== P ==
==> flow/design.v (excerpt) <==
module SVD (
    clk,
    rst,
    we,
    oe,
    data_i,
    element_sel,
    ready,
    data_o_UV,
    data_o_S
);
input                clk;
input                rst;
input                we;
input                oe;
input         [1:0]  element_sel;
input         [4:0]  data_i;
output reg           ready;
output        [7:0]  data_o_UV;
output        [6:0]  data_o_S;
parameter STAND_BY   = 3'd0;
parameter DATA_IN    = 3'd1;
parameter CACULATION = 3'd2;
parameter READY      = 3'd3;
parameter DATA_OUT   = 3'd4;
parameter INPUT_0    = 2'd0;
parameter INPUT_1    = 2'd1;
parameter INPUT_2    = 2'd2;
parameter INPUT_3    = 2'd3;
parameter OUTPUT_0   = 2'd0;
parameter OUTPUT_1   = 2'd1;
parameter OUTPUT_2   = 2'd2;
parameter OUTPUT_3   = 2'd3;
wire                 next_start;
wire                 next_output_bit_sel;
wire                 finish;
wire                 ready_next;
reg           [2:0]  state;
reg           [2:0]  next_state;
reg                  start;
reg                  output_bit_sel;
reg           [2:0]  element_cnt;
reg           [2:0]  next_element_cnt;
reg    signed [9:0]  a0_i;
reg    signed [9:0]  a1_i;
reg    signed [9:0]  a2_i;
reg    signed [9:0]  a3_i;
reg    signed [9:0]  next_a0_i;
reg    signed [9:0]  next_a1_i;
reg    signed [9:0]  next_a2_i;
reg    signed [9:0]  next_a3_i;
reg           [7:0]  data_o_UV_r;
reg           [6:0]  data_o_S_r;
wire   signed [13:0] S0, S1, S2, S3;         
wire   signed [7:0]  U0, U1, U2, U3;
wire   signed [7:0]  V0, V1, V2, V3;
reg    signed [10:0] U[0:1][0:1],            
                     U_next[0:1][0:1],
                     V[0:1][0:1],
                     V_next[0:1][0:1];
reg    signed [17:0] S[0:1][0:1],            
                     S_next[0:1][0:1];
reg                  uv_count;
wire                 uv_count_next;
reg           [3:0]  i_count;
wire          [3:0]  i_count_next;
reg                  ref_count;
  ...
Size: ~6000 cells after synthesis, about 220 flip-flops, ~27 I/O pins.
make LEC_CHECK=0 CAP_MARGIN=20 CORE_MARGIN=2 CORE_UTILIZATION=72 PLACE_DENSITY=0.67 SETUP_SLACK_MARGIN=-0.3 SLEW_MARGIN=20 finish   # period 5.46 ns
run.sh (not shown) runs the stock make flow with config.mk's settings and CLKGATE_MAP_FILE=.
| P | all stages done | FAIL | setup timing |
Relative to P, the following input files were edited for Q:
Settings: a change of PLACE_DENSITY from 0.67 to 0.4; a change of SETUP_SLACK_MARGIN from -0.3 to 0.19; a change of the clock period (ns, I/O delays scaled along) from 5.46 to 5.0.
[summary]
The runs compared here, Q and P, all ended either early or with open violations.
From the logs: P reached the end of the flow and failed the layout checks with setup timing.
Stage in which a tool error killed Q: 5_1_grt.
Q vs. P: xor/xnor share of the synthesized area essentially unchanged, post-synthesis cell count from yosys essentially unchanged.
Reported for Q and P, number of hold buffers added after cts turned out identical to the last digit.
Comparing number of cells upsized or downsized after cts for Q and P, the smaller number came from P.
~same synthesized instance count in Q and P
Clock tree buffer depth: Q vs P identical
Diff P -> Q | post-detailed-placement cell area | up by a few percent
Diff P..Q | area enclosed by the die boundary | unchanged
Area share of and-or/or-and cells after synthesis: P vs Q identical
#### Input delta (R over Q)
Settings: SETUP_SLACK_MARGIN no longer set, was 0.19; CORE_UTILIZATION now 40, was 72; PLACE_DENSITY no longer set, was 0.4; the clock period (ns, I/O delays scaled along) now 7.2, was 5.0.
## What came out
- Across Q and R, a clean result was obtained everywhere but in Q.
- Status: Q FAILED at 5_1_grt (tool error)
- Sequential cell area fraction in the yosys report: Q vs R identical
- Compared with Q, R shows number of buffers created by CTS higher by 2.
- R ends up with lower starting density of the core than Q does.
Edits applied to the flow inputs when going from R to S:
Settings: a change of CORE_UTILIZATION from 40 to 11; a change of the clock period (ns, I/O delays scaled along) from 7.2 to 12.6.
S went all the way through the flow, and no timing, DRC or antenna check failed.
As of S, number of fillers in the final layout had risen by more than 100% compared to R.
Of R and S, R shows the higher final cycle utilization of the critical path, with S below it.
For S, the slowest library cell on the worst path was nor2_1, unlike R, where it was dfrtp_4.
Taking R as the reference, in S via count fell by about 0.33%; transition time at the pin with the least slew margin fell by 52 ps; die size rose by 260%.
Compared to R, S shows a wider setup margin.

========
SVD again, from the RTL that the note above started with.
clock: 11.6 ns
lec_check: 0
cap_margin: 0
core_aspect_ratio: 0.97
core_margin: 2
core_utilization: 43
cts_cluster_diameter: 248
gpl_routability_driven: 0
setup_slack_margin: 1.71
slew_margin: 20
Then changed:
==> flow/config.mk (replaced) <==
export PLATFORM = sky130hd
export DESIGN_NAME = SVD
export DESIGN_NICKNAME = SVD
export VERILOG_FILES = /design/flow/design.v
export SDC_FILE = /design/flow/constraint.sdc
export NUM_CORES = 4
export LEC_CHECK = 0
export CAP_MARGIN = 20
export CORE_MARGIN = 2
export CORE_UTILIZATION = 49
export SLEW_MARGIN = 20
==> flow/constraint.sdc (replaced) <==
create_clock -name core_clock -period 7.48 [get_ports {clk}]
set_input_delay 1.4960 -clock core_clock [delete_from_list [all_inputs] [get_ports {clk}]]
set_output_delay 1.4960 -clock core_clock [all_outputs]
set_load 0.01 [all_outputs]
After rerunning: Utilization rises by 6.7 points. Setup slack is worse by 3000 ps. Wire length climbs by 4.2%. Global-route usage rose by 5.1 points. Via count hardly moves. Final area goes up by 0.63%. Clock skew stays flat. Hold slack gets better by 6.3 ps.
Then changed:
--- a/flow/config.mk
+++ b/flow/config.mk
@@ -7,0 +8 @@
+export ABC_AREA = 1
@@ -10 +11,3 @@
-export CORE_UTILIZATION = 49
+export CORE_UTILIZATION = 71
+export CTS_CLUSTER_DIAMETER = 232
+export PLACE_DENSITY_LB_ADDON = 0.01
==> flow/constraint.sdc (replaced) <==
create_clock -name core_clock -period 5.14 [get_ports {clk}]
set_input_delay 1.0280 -clock core_clock [delete_from_list [all_inputs] [get_ports {clk}]]
set_output_delay 1.0280 -clock core_clock [all_outputs]
set_load 0.01 [all_outputs]
Effect: Now the flow finished but fails on negative setup slack; cell area increases by 12%; setup slack is worse by 670 ps; area after synthesis rose by 2.3%; non-clock buffer count rises by 427; sequential cell count is unchanged; global-route usage climbs by 17 points.
Then changed:
--- a/flow/config.mk
+++ b/flow/config.mk
@@ -8 +7,0 @@
-export ABC_AREA = 1
@@ -9,0 +9 @@
+export CORE_ASPECT_RATIO = 0.97
@@ -11,3 +11,3 @@
-export CORE_UTILIZATION = 71
-export CTS_CLUSTER_DIAMETER = 232
-export PLACE_DENSITY_LB_ADDON = 0.01
+export CORE_UTILIZATION = 65
+export CTS_CLUSTER_DIAMETER = 248
+export GPL_ROUTABILITY_DRIVEN = 1
==> flow/constraint.sdc (replaced) <==
create_clock -name core_clock -period 6.54 [get_ports {clk}]
set_input_delay 1.3080 -clock core_clock [delete_from_list [all_inputs] [get_ports {clk}]]
set_output_delay 1.3080 -clock core_clock [all_outputs]
set_load 0.01 [all_outputs]
Result:
- The changed run produced a clean layout
- critical path depth decreases by 17
- global-route usage decreases by 8.5 points
- routed wire length decreases by 18%
- synthesized cell count decreases by 23%
- sequential cell count is unchanged
- hold slack gets better by 62 ps
- non-clock buffer count decreases by 346
- clock-buffer cell count increases by 4
Then changed:
--- a/flow/config.mk
+++ b/flow/config.mk
@@ -9 +8,0 @@
-export CORE_ASPECT_RATIO = 0.97
@@ -11,3 +10,2 @@
-export CORE_UTILIZATION = 65
-export CTS_CLUSTER_DIAMETER = 248
-export GPL_ROUTABILITY_DRIVEN = 1
+export CORE_UTILIZATION = 72
+export SETUP_SLACK_MARGIN = 0.85
==> flow/constraint.sdc (replaced) <==
create_clock -name core_clock -period 7.74 [get_ports {clk}]
set_input_delay 1.5480 -clock core_clock [delete_from_list [all_inputs] [get_ports {clk}]]
set_output_delay 1.5480 -clock core_clock [all_outputs]
set_load 0.01 [all_outputs]
- setup slack gains 1000 ps
- cell area came out lower slightly
- fmax came out lower by a few percent
- clock skew came out lower by 35 ps
- critical path depth came out lower by 8
- final cell count came out lower by a few percent

========
Starting RTL as in the previous note.
==> flow/design.v (excerpt) <==
module SVD (
    clk,
    rst,
    we,
    oe,
    data_i,
    element_sel,
    ready,
    data_o_UV,
    data_o_S
);
input                clk;
input                rst;
input                we;
input                oe;
input         [1:0]  element_sel;
input         [4:0]  data_i;
output reg           ready;
output        [7:0]  data_o_UV;
output        [6:0]  data_o_S;
parameter STAND_BY   = 3'd0;
parameter DATA_IN    = 3'd1;
parameter CACULATION = 3'd2;
parameter READY      = 3'd3;
parameter DATA_OUT   = 3'd4;
parameter INPUT_0    = 2'd0;
parameter INPUT_1    = 2'd1;
parameter INPUT_2    = 2'd2;
parameter INPUT_3    = 2'd3;
parameter OUTPUT_0   = 2'd0;
parameter OUTPUT_1   = 2'd1;
parameter OUTPUT_2   = 2'd2;
parameter OUTPUT_3   = 2'd3;
wire                 next_start;
wire                 next_output_bit_sel;
wire                 finish;
wire                 ready_next;
reg           [2:0]  state;
reg           [2:0]  next_state;
reg                  start;
reg                  output_bit_sel;
reg           [2:0]  element_cnt;
reg           [2:0]  next_element_cnt;
reg    signed [9:0]  a0_i;
reg    signed [9:0]  a1_i;
reg    signed [9:0]  a2_i;
reg    signed [9:0]  a3_i;
reg    signed [9:0]  next_a0_i;
reg    signed [9:0]  next_a1_i;
reg    signed [9:0]  next_a2_i;
reg    signed [9:0]  next_a3_i;
  ...
export LEC_CHECK = 0
export CAP_MARGIN = 20
export CORE_MARGIN = 2
export CORE_UTILIZATION = 40
export CTS_CLUSTER_DIAMETER = 242
export GPL_ROUTABILITY_DRIVEN = 0
export GPL_TIMING_DRIVEN = 0
export HOLD_SLACK_MARGIN = 0.09
export PLACE_DENSITY_LB_ADDON = 0.13
export SLEW_MARGIN = 20
create_clock -name core_clock -period 7.67 [get_ports {clk}]
The baseline completed, yet does not pass: setup timing.
==> next run, changes <==
- CTS_CLUSTER_DIAMETER: 242 -> not set
- GPL_ROUTABILITY_DRIVEN: 0 -> not set
- GPL_TIMING_DRIVEN: 0 -> not set
- HOLD_SLACK_MARGIN: 0.09 -> not set
- PLACE_DENSITY_LB_ADDON: 0.13 -> not set
- SETUP_SLACK_MARGIN: not set -> 0.25
- clock period: 7.67 -> 7.48 ns (I/O delays scaled with it)
Result: With this change the flow completed without violations; die area does not change; wire length decreases by 22%; count of clock-buffer cells in the layout rises by 1; setup slack improved by 0.65 ns; cell area goes down by 0.84%.
==> next run, changes <==
- CORE_UTILIZATION: 40 -> 72
- PLACE_DENSITY_LB_ADDON: not set -> 0.0
- SETUP_SLACK_MARGIN: 0.25 -> not set
- clock period: 7.48 -> 5.79 ns (I/O delays scaled with it)
What happened:
- This time the run produced a layout that fails on setup timing
- first-iteration DRC count goes up by 48%
- setup slack is worse by 0.67 ns
- die size decreases by about 44%
- area after synthesis is unchanged
- global-route usage grows by 20 points
- final cell count shrinks by 7.0%
==> next run, changes <==
- CORE_UTILIZATION: 72 -> 68
- PLACE_DENSITY_LB_ADDON: 0.0 -> not set
- clock period: 5.79 -> 12.6 ns (I/O delays scaled with it)
=> The changed run went through all stages and came out clean. Wire length goes down by a few percent. Critical path depth goes down by 17. Hold slack is better by 0.013 ns. Synthesized cell count is unchanged. Sequential share of layout area goes up by 0.51 points. Via count goes down by a few percent. Clock-buffer cell count goes up by 5.
==> next run, changes <==
- CAP_MARGIN: 20 -> 40
- CORE_UTILIZATION: 68 -> 65
- TNS_END_PERCENT: not set -> 5
- clock period: 12.6 -> 4.93 ns (I/O delays scaled with it)
Effect: The new run finished with setup timing left. Sequential cell count does not change. Utilization rose by 9.5 points. Routed wire length rose by roughly a tenth. Global-route usage rose by 2.8 points. Hold slack degrades by 0.11 ns. Setup slack degrades by 4.4 ns. Non-clock buffer count rose by 1048. Via count rose by roughly a tenth.
